==> flow/design.v (excerpt) <==
module Cordic(clk,rst,phase_step,xin,yin,xout,yout);
parameter IN_WIDTH	= 16; 
parameter EXTRA_BITS	= 6; 
localparam WI			= IN_WIDTH;
localparam WXY			= IN_WIDTH+EXTRA_BITS; 
localparam STG			= WXY; 
input clk;
input rst; 
input signed  [31:0]    phase_step; 
input signed  [WI-1:0]  xin,yin;
output signed [WXY-1:0] xout,yout;
wire signed [31:0] atan_table [0:31];
                 assign atan_table[00] = 32'b0010_0000_0000_0000_0000_0000_0000_0000;
						assign atan_table[01] = 32'b0001_0010_1110_0100_0000_0101_0001_1110;
						assign atan_table[02] = 32'b0000_1001_1111_1011_0011_1000_0101_1011;
						assign atan_table[03] = 32'b0000_0101_0001_0001_0001_0001_1101_0100;
						assign atan_table[04] = 32'b0000_0010_1000_1011_0000_1101_0100_0011;
						assign atan_table[05] = 32'b0000_0001_0100_0101_1101_0111_1110_0001;
						assign atan_table[06] = 32'b0000_0000_1010_0010_1111_0110_0001_1110;
						assign atan_table[07] = 32'b0000_0000_0101_0001_0111_1100_0101_0101;
						assign atan_table[08] = 32'b0000_0000_0010_1000_1011_1110_0101_0011;
						assign atan_table[09] = 32'b0000_0000_0001_0100_0101_1111_0010_1111;
						assign atan_table[10] = 32'b0000_0000_0000_1010_0010_1111_1001_1000;
  ...
For scale: roughly 21,000 cells after synthesis, about 110 I/O pins, about 140,000 um^2 of cells after synthesis.
Settings: LEC_CHECK=0, ABC_AREA=1, CAP_MARGIN=20, CELL_PAD_IN_SITES_GLOBAL_PLACEMENT=1, CORE_ASPECT_RATIO=0.95, CORE_MARGIN=8, CORE_UTILIZATION=24, CTS_CLUSTER_SIZE=79, GPL_TIMING_DRIVEN=0, MAX_ROUTING_LAYER=met4, MIN_ROUTING_LAYER=met1, SETUP_SLACK_MARGIN=0.65, SLEW_MARGIN=40, TNS_END_PERCENT=35; clock period 4.6 ns.
run.sh (not shown) runs the stock make flow with config.mk's settings and CLKGATE_MAP_FILE=.
The first run completed with no timing, DRC or antenna violations.
Then changed:
ABC_AREA = not set   (was 1)
CELL_PAD_IN_SITES_GLOBAL_PLACEMENT = not set   (was 1)
CORE_ASPECT_RATIO = not set   (was 0.95)
CORE_MARGIN = 2   (was 8)
CORE_UTILIZATION = 72   (was 24)
CTS_CLUSTER_SIZE = 98   (was 79)
GPL_TIMING_DRIVEN = not set   (was 0)
MAX_ROUTING_LAYER = not set   (was met4)
MIN_ROUTING_LAYER = not set   (was met1)
SETUP_SLACK_MARGIN = not set   (was 0.65)
SLEW_MARGIN = 20   (was 40)
TNS_END_PERCENT = not set   (was 35)
clock period = 4.8 ns   (was 4.6 ns; I/O delays follow)
Worst setup slack gets worse by 0.56 ns.
Sequential cell count stays the same.
Hold slack gets worse by 0.0033 ns.
Global-route usage is higher by 19 points.
Wire length is lower by 40%.
Final cell count is lower by 48%.
Core utilization is higher by 52 points.
Via count is lower by 30%.
Clock-buffer cell count is lower by 31.
Then changed:
CORE_UTILIZATION = 70   (was 72)
CTS_CLUSTER_SIZE = not set   (was 98)
clock period = 3.56 ns   (was 4.8 ns; I/O delays follow)
=>
- Now the flow reached the layout checks and failed them: setup timing
- clock skew goes down by 0.0088 ns
- via count climbs by 5.6%
- first-iteration DRC count rises by 14%
- maximum frequency climbs by 16%
- die size went up by 2.8%
- clock-buffer cell count increases by 10
- setup slack got worse by 0.63 ns
Then changed:
CORE_UTILIZATION = 58   (was 70)
SETUP_SLACK_MARGIN = 0.91   (was not set)
clock period = 3.48 ns   (was 3.56 ns; I/O delays follow)
What happened: The new run completed, yet does not pass: setup timing. Cell count rose by 6.4%. Non-clock buffer count rose by 538.

Starting RTL as in the previous note.
make LEC_CHECK=0 CAP_MARGIN=5 CORE_MARGIN=2 CORE_UTILIZATION=72 CTS_CLUSTER_DIAMETER=379 SETUP_SLACK_MARGIN=-0.33 SLEW_MARGIN=20 finish   # period 3.27 ns
The starting point produced a layout that fails on negative setup slack.
Then changed:
--- a/flow/config.mk
+++ b/flow/config.mk
@@ -6,8 +6,7 @@
 export NUM_CORES = 4
 export LEC_CHECK = 0
-export CAP_MARGIN = 5
+export CAP_MARGIN = 15
 export CORE_MARGIN = 2
 export CORE_UTILIZATION = 72
-export CTS_CLUSTER_DIAMETER = 379
-export SETUP_SLACK_MARGIN = -0.33
+export SETUP_SLACK_MARGIN = 0.4
 export SLEW_MARGIN = 20
==> flow/constraint.sdc (replaced) <==
create_clock -name core_clock -period 3.55 [get_ports {clk}]
set_input_delay 0.7100 -clock core_clock [delete_from_list [all_inputs] [get_ports {clk}]]
set_output_delay 0.7100 -clock core_clock [all_outputs]
set_load 0.01 [all_outputs]
Outcome: Now the flow died in 5_1_grt. Die area stays the same. Area after synthesis stays the same. Synthesized cell count is unchanged.
Then changed:
--- a/flow/config.mk
+++ b/flow/config.mk
@@ -6,7 +6,8 @@
 export NUM_CORES = 4
 export LEC_CHECK = 0
-export CAP_MARGIN = 15
+export CAP_MARGIN = 10
 export CORE_MARGIN = 2
 export CORE_UTILIZATION = 72
-export SETUP_SLACK_MARGIN = 0.4
+export MAX_ROUTING_LAYER = met4
+export SETUP_SLACK_MARGIN = -0.33
 export SLEW_MARGIN = 20
==> flow/constraint.sdc (replaced) <==
create_clock -name core_clock -period 3.36 [get_ports {clk}]
set_input_delay 0.6720 -clock core_clock [delete_from_list [all_inputs] [get_ports {clk}]]
set_output_delay 0.6720 -clock core_clock [all_outputs]
set_load 0.01 [all_outputs]
The new run finished but failed the layout checks on negative setup slack.
Die size does not change.
Synthesized cell count does not change.
Area after synthesis does not change.
Then changed:
--- a/flow/config.mk
+++ b/flow/config.mk
@@ -9,5 +9,4 @@
 export CORE_MARGIN = 2
 export CORE_UTILIZATION = 72
-export MAX_ROUTING_LAYER = met4
-export SETUP_SLACK_MARGIN = -0.33
+export SETUP_SLACK_MARGIN = 0.44
 export SLEW_MARGIN = 20
==> flow/constraint.sdc (replaced) <==
create_clock -name core_clock -period 3.56 [get_ports {clk}]
set_input_delay 0.7120 -clock core_clock [delete_from_list [all_inputs] [get_ports {clk}]]
set_output_delay 0.7120 -clock core_clock [all_outputs]
set_load 0.01 [all_outputs]
Effect: This time the run aborted during 5_1_grt on GRT-0232; synthesized cell count does not change; die size is unchanged; synthesized area is unchanged.
Then changed:
--- a/flow/config.mk
+++ b/flow/config.mk
@@ -9,4 +9,4 @@
 export CORE_MARGIN = 2
 export CORE_UTILIZATION = 72
-export SETUP_SLACK_MARGIN = 0.44
+export SETUP_SLACK_MARGIN = -0.33
 export SLEW_MARGIN = 20
==> flow/constraint.sdc (replaced) <==
create_clock -name core_clock -period 3.52 [get_ports {clk}]
set_input_delay 0.7040 -clock core_clock [delete_from_list [all_inputs] [get_ports {clk}]]
set_output_delay 0.7040 -clock core_clock [all_outputs]
set_load 0.01 [all_outputs]
Outcome: The new run produced a layout that fails on negative setup slack. Die size is unchanged. Synthesized area is unchanged. Synthesized cell count is unchanged.
Then changed:
--- a/flow/config.mk
+++ b/flow/config.mk
@@ -6,7 +6,9 @@
 export NUM_CORES = 4
 export LEC_CHECK = 0
-export CAP_MARGIN = 10
+export CAP_MARGIN = 20
 export CORE_MARGIN = 2
 export CORE_UTILIZATION = 72
+export MAX_ROUTING_LAYER = met4
+export PLACE_DENSITY = 0.95
 export SETUP_SLACK_MARGIN = -0.33
 export SLEW_MARGIN = 20
==> flow/constraint.sdc (replaced) <==
create_clock -name core_clock -period 3.27 [get_ports {clk}]
set_input_delay 0.6540 -clock core_clock [delete_from_list [all_inputs] [get_ports {clk}]]
set_output_delay 0.6540 -clock core_clock [all_outputs]
set_load 0.01 [all_outputs]
After rerunning:
- With this change the flow died in 5_1_grt (GRT-0116)
- synthesized cell count is unchanged
- die size does not change
- area after synthesis is unchanged
